## try-zinc
Design top_level, start of the top module:
module top_level(f1,f2,p,in_1,in_2,out,clk,clk2);
input [7:0]in_1, in_2;
input clk;
input clk2;
input [15:0]p;   
input [15:0]f1,f2;  
output [15:0]out;
wire [15:0]a,b;
wire [15:0]r1,r2,r3,r4,r5;
convert inst_1(.float(a), .int8(in_1), .clk(clk));  
convert inst_2(.float(b), .int8(in_2), .clk(clk));
mult inst_3(.B(f1), .C(r1), .A(a), .clk(clk));   
mult inst_4(.B(f2), .C(r2), .A(b), .clk(clk));
main_adder inst_5 (.AA(r1), .BB(r2),.clk(clk), .R_add(r3)); 
mux inst_6(.in1(r4), .in2(p), .sel(clk2), .out(r5));  
main_adder inst_7 (.AA(r3), .BB(r5),.clk(clk), .R_add(r4));  
assign out=r4;
endmodule
Size: ~2800 cells after synthesis, ~20000 sq um of cells after synthesis.
export LEC_CHECK = 0
export ABC_AREA = 1
export CAP_MARGIN = 20
export CELL_PAD_IN_SITES_DETAIL_PLACEMENT = 2
export CELL_PAD_IN_SITES_GLOBAL_PLACEMENT = 3
export CORE_ASPECT_RATIO = 1.81
export CORE_MARGIN = 9
export CORE_UTILIZATION = 68
export CTS_CLUSTER_DIAMETER = 96
export CTS_CLUSTER_SIZE = 28
export GPL_TIMING_DRIVEN = 0
export MAX_ROUTING_LAYER = met5
export MIN_ROUTING_LAYER = met2
export PLACE_DENSITY_LB_ADDON = 0.1
export SLEW_MARGIN = 35
create_clock -name core_clock -period 11.0 [get_ports {clk}]
run.sh (not shown) runs the stock make flow with config.mk's settings and CLKGATE_MAP_FILE=.
global placement without I/O: try-zinc exited with error
Input changes introduced in try-fjord (baseline for comparison: try-zinc):
- removing CTS_CLUSTER_SIZE (formerly 28)
- removing MIN_ROUTING_LAYER (formerly met2)
- removing CELL_PAD_IN_SITES_GLOBAL_PLACEMENT (formerly 3)
- changing CORE_UTILIZATION from 68 to 16
- removing PLACE_DENSITY_LB_ADDON (formerly 0.1)
- removing MAX_ROUTING_LAYER (formerly met5)
- removing CORE_ASPECT_RATIO (formerly 1.81)
- removing CTS_CLUSTER_DIAMETER (formerly 96)
- changing SLEW_MARGIN from 35 to 20
- changing CORE_MARGIN from 9 to 2
- removing ABC_AREA (formerly 1)
- removing CELL_PAD_IN_SITES_DETAIL_PLACEMENT (formerly 2)
- removing GPL_TIMING_DRIVEN (formerly 0)
- changing the clock period (ns, I/O delays scaled along) from 11.0 to 13.3
[summary]
Diff try-zinc and try-fjord: cell count in the Yosys report higher in try-zinc. Post-synthesis chip area from yosys was lower in try-zinc than in try-fjord. On chip area: try-fjord sits above try-zinc. NOTE number of placement rows try-zinc->try-fjord increased by more than half. Looking at share of synthesized area spent on multiplexers, try-fjord sits 5.2 points above try-zinc. try-fjord: flow completed, timing, DRC and antenna clean. FAIL try-zinc @ global placement without I/O: tool exited with error. On post-synthesis share of cell area spent on full adders, half adders and majority gates: try-fjord sits below try-zinc. try-zinc has lower cell area after synthesis than try-fjord. Taking try-zinc over try-fjord, the number of standard cells after synthesis ratio works out to 1.12. Comparing try-zinc against try-fjord, there is no change at all in async set or reset register ratio after synthesis. Higher xor-xnor portion of the synthesized cell area was reported by try-fjord, not try-zinc. Die span in y, try-fjord vs try-zinc: up by more than a quarter.
What try-onyx does differently from try-fjord at the input level:
- PLACE_DENSITY newly set to 0.66
- TNS_END_PERCENT newly set to 35
- CORE_UTILIZATION changed from 16 to 72
- CTS_CLUSTER_SIZE newly set to 32
- the clock period (ns, I/O delays scaled along) changed from 13.3 to 10.3
==> results <==
The final wirelength of try-onyx is higher than that of try-fjord.
From try-fjord to try-onyx the numbers moved as follows: cell count now sits lower, final worst-path setup slack saw a decrease, non-clock buffer count went up.
Finished, but not clean: try-onyx, with setup timing.
The area of the core of try-onyx falls short of that of try-fjord by about 80%.
Delta (try-onyx minus try-fjord): clock-pin slew on the worst setup and hold paths comparable, routability-driven placement congestion ratio higher.
What try-yarrow does differently from try-onyx at the input level:
- PLACE_DENSITY removed (was 0.66)
- CORE_UTILIZATION changed from 72 to 40
- TNS_END_PERCENT removed (was 35)
- CTS_CLUSTER_SIZE removed (was 32)
- the clock period (ns, I/O delays scaled along) changed from 10.3 to 13.5
==> results <==
try-yarrow was carried through to the last stage, and its layout satisfied the timing, DRC and antenna checks.
Maximum clock skew at final layout in try-yarrow is 0.023 ns lower than in try-onyx
try-yarrow ended with less worst hold slack than try-onyx.
From try-onyx to try-yarrow the numbers moved as follows: area growth from synthesis to layout lower.
Measured against each other, try-yarrow and try-onyx differ in layout buffer count excluding clock buffers, the lower figure coming from try-yarrow.
Taking try-onyx as the reference, in try-yarrow combinational gate area went down.
Die: try-yarrow bigger than try-onyx
In try-yarrow the cell count turned out 209 higher than in try-onyx.

* * *

## amber
The RTL this note starts from:
==> flow/design.v <==
module top_level(f1,f2,p,in_1,in_2,out,clk,clk2);
input [7:0]in_1, in_2;
input clk;
input clk2;
input [15:0]p;   
input [15:0]f1,f2;  
output [15:0]out;
wire [15:0]a,b;
wire [15:0]r1,r2,r3,r4,r5;
convert inst_1(.float(a), .int8(in_1), .clk(clk));  
convert inst_2(.float(b), .int8(in_2), .clk(clk));
mult inst_3(.B(f1), .C(r1), .A(a), .clk(clk));   
mult inst_4(.B(f2), .C(r2), .A(b), .clk(clk));
main_adder inst_5 (.AA(r1), .BB(r2),.clk(clk), .R_add(r3)); 
mux inst_6(.in1(r4), .in2(p), .sel(clk2), .out(r5));  
main_adder inst_7 (.AA(r3), .BB(r5),.clk(clk), .R_add(r4));  
assign out=r4;
endmodule
module convert( float, int8,clk);
input clk;
output [15:0] float;
input [7:0] int8;
reg [4:0] exp;
reg [9:0] mantissa;
integer i;
always @(negedge clk)
begin
if(int8 != 8'b0) 
begin
for(i = 0; i < 8; i = i + 1)
    if(int8[i]) 
      exp = i;
      if(exp < 10)
      mantissa = int8 << (10 - exp);
      else
      mantissa = int8;
      exp = exp + 15;
 end
else begin
 mantissa=0;
exp=0;
    end
end
assign float = {1'b0, exp, mantissa};
endmodule
module mult(B,C, A, clk);
input  [15:0]A;
input clk;
input [15:0]B;
output reg    [15:0]C;
wire          [5:0]e;   
wire           [21:0]m;  
wire            [10:0]A_m;     
wire            [10:0]B_m;     
reg           [4:0]C_e;  
wire            C_sign;  
reg           [9:0]C_m;  
assign C_sign=(A[15]^B[15]); 
assign e[5:0]=(A[14:10]+B[14:10]-4'b1111); 
assign A_m[10:0]={1'b1, A[9:0]};
assign B_m[10:0]={1'b1, B[9:0]};
assign m[21:0]=(A_m[10:0])*(B_m[10:0]);   
always@(posedge clk)
begin
if (A==0)   
  begin
  C<=16'b0;
  end
else begin
    if (m[21]==1'b1) 
    begin
    C_m=m[20:11];
    C_e=e[4:0]+m[21];
    C<={C_sign,C_e[4:0],C_m[9:0]};
    end 
    else begin
    C_m=m[19:10];
    C_e=e[4:0]+m[21];
    C<={C_sign,C_e[4:0],C_m[9:0]};
    end
end
end
endmodule
module main_adder (AA, BB,clk, R_add);
input [15:0] AA, BB; 
input clk;             
output  [15:0] R_add;                
wire [14:0]temp_Sum_M_C; 
wire [13:0]temp_Sub_M_C, temp_lza_count_reg;
wire [15:0]temp_L, temp_S;
compare_adder inst_1  (.C_L(temp_L), .C_S(temp_S), .A(AA), .B(BB),.clk(clk));  
shift_adder inst_2    ( temp_sign, temp_Sum_M_C, temp_Sub_M_C, temp_lza_count_reg, temp_L, temp_S,clk);
adder inst_3          (R_add, temp_L, temp_S, temp_sign, temp_Sum_M_C, temp_Sub_M_C, temp_lza_count_reg,clk );
endmodule
module compare_adder (C_L, C_S, A, B,clk);
input [15:0] A, B;
input clk;
output reg[15:0] C_L, C_S;
always@ (posedge clk)
if (A[14:0]>=B[14:0])
 begin
C_L<=A[15:0]; C_S<=B[15:0];
 end
 else begin
C_L<=B[15:0]; C_S<=A[15:0];
 end
endmodule
module shift_adder ( sign, Sum_M_C, Sub_M_C, lza_count_reg,L, S,clk);
input [15:0] L, S;  
input clk;             
output reg sign;                       
reg [13:0] M_C_L, M_C_S;        
reg [13:0]M_C_Lnew, M_C_Snew;   
output  reg[14:0] Sum_M_C;             
output  reg[13:0] Sub_M_C;            
reg [13:0] Sub_M_CS;                     
output reg [13:0] lza_count_reg;                
reg [4:0] count; 
always@ (*)
begin
M_C_L[13:0]={1'b1, L[9:0], 3'b000};                      
M_C_S[13:0]={1'b1, S[9:0], 3'b000};
sign=L[15];                                              
M_C_Snew[13:0]=M_C_S[13:0]>>(L[14:10]-S[14:10]);         
M_C_Lnew[13:0]=M_C_L[13:0];                              
Sum_M_C[14:0]=M_C_Lnew[13:0]+ M_C_Snew[13:0];            
Sub_M_C[13:0]=M_C_Lnew[13:0]- M_C_Snew[13:0];            
begin 
lza_count_reg=14;                                            
for( count=0; count<14; count=count+1 ) 
if( Sub_M_C[ count ] ) 
lza_count_reg=13-count; 
end 
end
endmodule
module adder(R_add, L, S, sign, Sum_M_C, Sub_M_C,lza_count_reg,clk );
input clk;
input [15:0] L, S;               
input sign;                       
input [14:0] Sum_M_C;             
input [13:0] Sub_M_C;            
reg [13:0] Sub_M_CS;                     
input [13:0] lza_count_reg;                
output reg [15:0] R_add;                
always @(posedge clk)
begin
if (L==0 &  S==0)
  begin
  R_add<=16'b0;
  end
  else begin
if (L[15]^S[15]==0)            
 begin
R_add[15]<=sign;                      
R_add[14:10]<=L[14:10]+Sum_M_C[14];   
 if (Sum_M_C[14]==1)
 begin
 R_add[9:0]<=Sum_M_C[13:4];
 end 
 else begin
 R_add[9:0]<=Sum_M_C[12:3];             
 end
 end 
 else begin                         
R_add[15]<=sign;
R_add[14:10]<=L[14:10]-lza_count_reg;
Sub_M_CS[13:0]=(Sub_M_C[13:0]<<lza_count_reg);
R_add[9:0]<=Sub_M_CS[12:3];          
end
end
end
endmodule
module mux(in1, in2, sel, out);  
input [15:0]in1,in2;
input sel;
output reg [15:0]out;
 always @ (*)  
 begin : MUX        
   if (sel == 1'b0) begin
      out = in1;
   end else begin
       out = in2 ;
   end
end
endmodule  
export LEC_CHECK = 0
export ABC_AREA = 1
export CAP_MARGIN = 20
export CORE_ASPECT_RATIO = 0.5
export CORE_MARGIN = 2
export CORE_UTILIZATION = 72
export CTS_CLUSTER_DIAMETER = 361
export CTS_CLUSTER_SIZE = 32
export MAX_ROUTING_LAYER = met5
export MIN_ROUTING_LAYER = met1
export PLACE_DENSITY = 0.65
export SLEW_MARGIN = 20
create_clock -name core_clock -period 8.46 [get_ports {clk}]
From the logs: amber reached the end of the flow and failed the layout checks with setup timing.
Input changes introduced in lagoon (baseline for comparison: amber):
- MAX_ROUTING_LAYER no longer set, was met5
- CTS_CLUSTER_SIZE no longer set, was 32
- CORE_ASPECT_RATIO no longer set, was 0.5
- ABC_AREA no longer set, was 1
- MIN_ROUTING_LAYER no longer set, was met1
- CORE_UTILIZATION now 40, was 72
- PLACE_DENSITY no longer set, was 0.65
- CTS_CLUSTER_DIAMETER no longer set, was 361
- the clock period (ns, I/O delays scaled along) now 13.3, was 8.46
Results
In summary, lagoon completed successfully, with a layout that passed the timing, DRC and antenna checks. Changes observed in lagoon relative to amber: final wirelength shrank by about 20%, final core utilization shrank by 42 points, number of filler cells placed in the layout grew by 280%, detail-routed net length per standard cell shrank by about 17%. Delta(cell count, lagoon - amber) < 0. lagoon against amber: area figure in the yosys stat output higher, global-route usage fell 20 points, worst setup slack after layout went up 2.72 ns. Between lagoon and amber, synthesis-to-layout area growth is higher for amber, lagoon comes in under that.
#### Input delta (quartz over lagoon)
- putting ABC_AREA at 1 where nothing was set
- swapping 40 for 71 in CORE_UTILIZATION
- putting PLACE_DENSITY at 0.42 where nothing was set
- swapping 13.3 for 18.2 in the clock period (ns, I/O delays scaled along)
Post-detailed-route wirelength per cell in quartz vs lagoon: down about 6%. The flow did not stop early for quartz: all stages ran, and the layout cleared the timing, DRC and antenna checks. Taking quartz over lagoon, the layout filler cell count ratio works out to 0.39. Delta (quartz minus lagoon): global-route wire length before repair down 7.7 mm, placer congestion estimate up 0.83%, yosys synthesis chip area down about 4.6%, cell count listed in synth_stat.txt up 309.
## Diff of input files: raven against quartz
- clearing ABC_AREA, which used to be 1
- putting SETUP_SLACK_MARGIN at -0.2 where nothing was set
- clearing PLACE_DENSITY, which used to be 0.42
- swapping 71 for 72 in CORE_UTILIZATION
- swapping 18.2 for 10.2 in the clock period (ns, I/O delays scaled along)
==> results <==
raven ran in full, but the layout does not pass; the checks complain about setup timing. [raven vs quartz] aggregate global-route resource usage: higher in raven. quartz → raven: met2 usage rose 4.6 points; count of clock-buffer cells in the layout dropped 1; measured slew at the worst slew-check pin increased by 0.043 ns relative to the old numbers; area after detailed placement shows an increase of 9.9%.
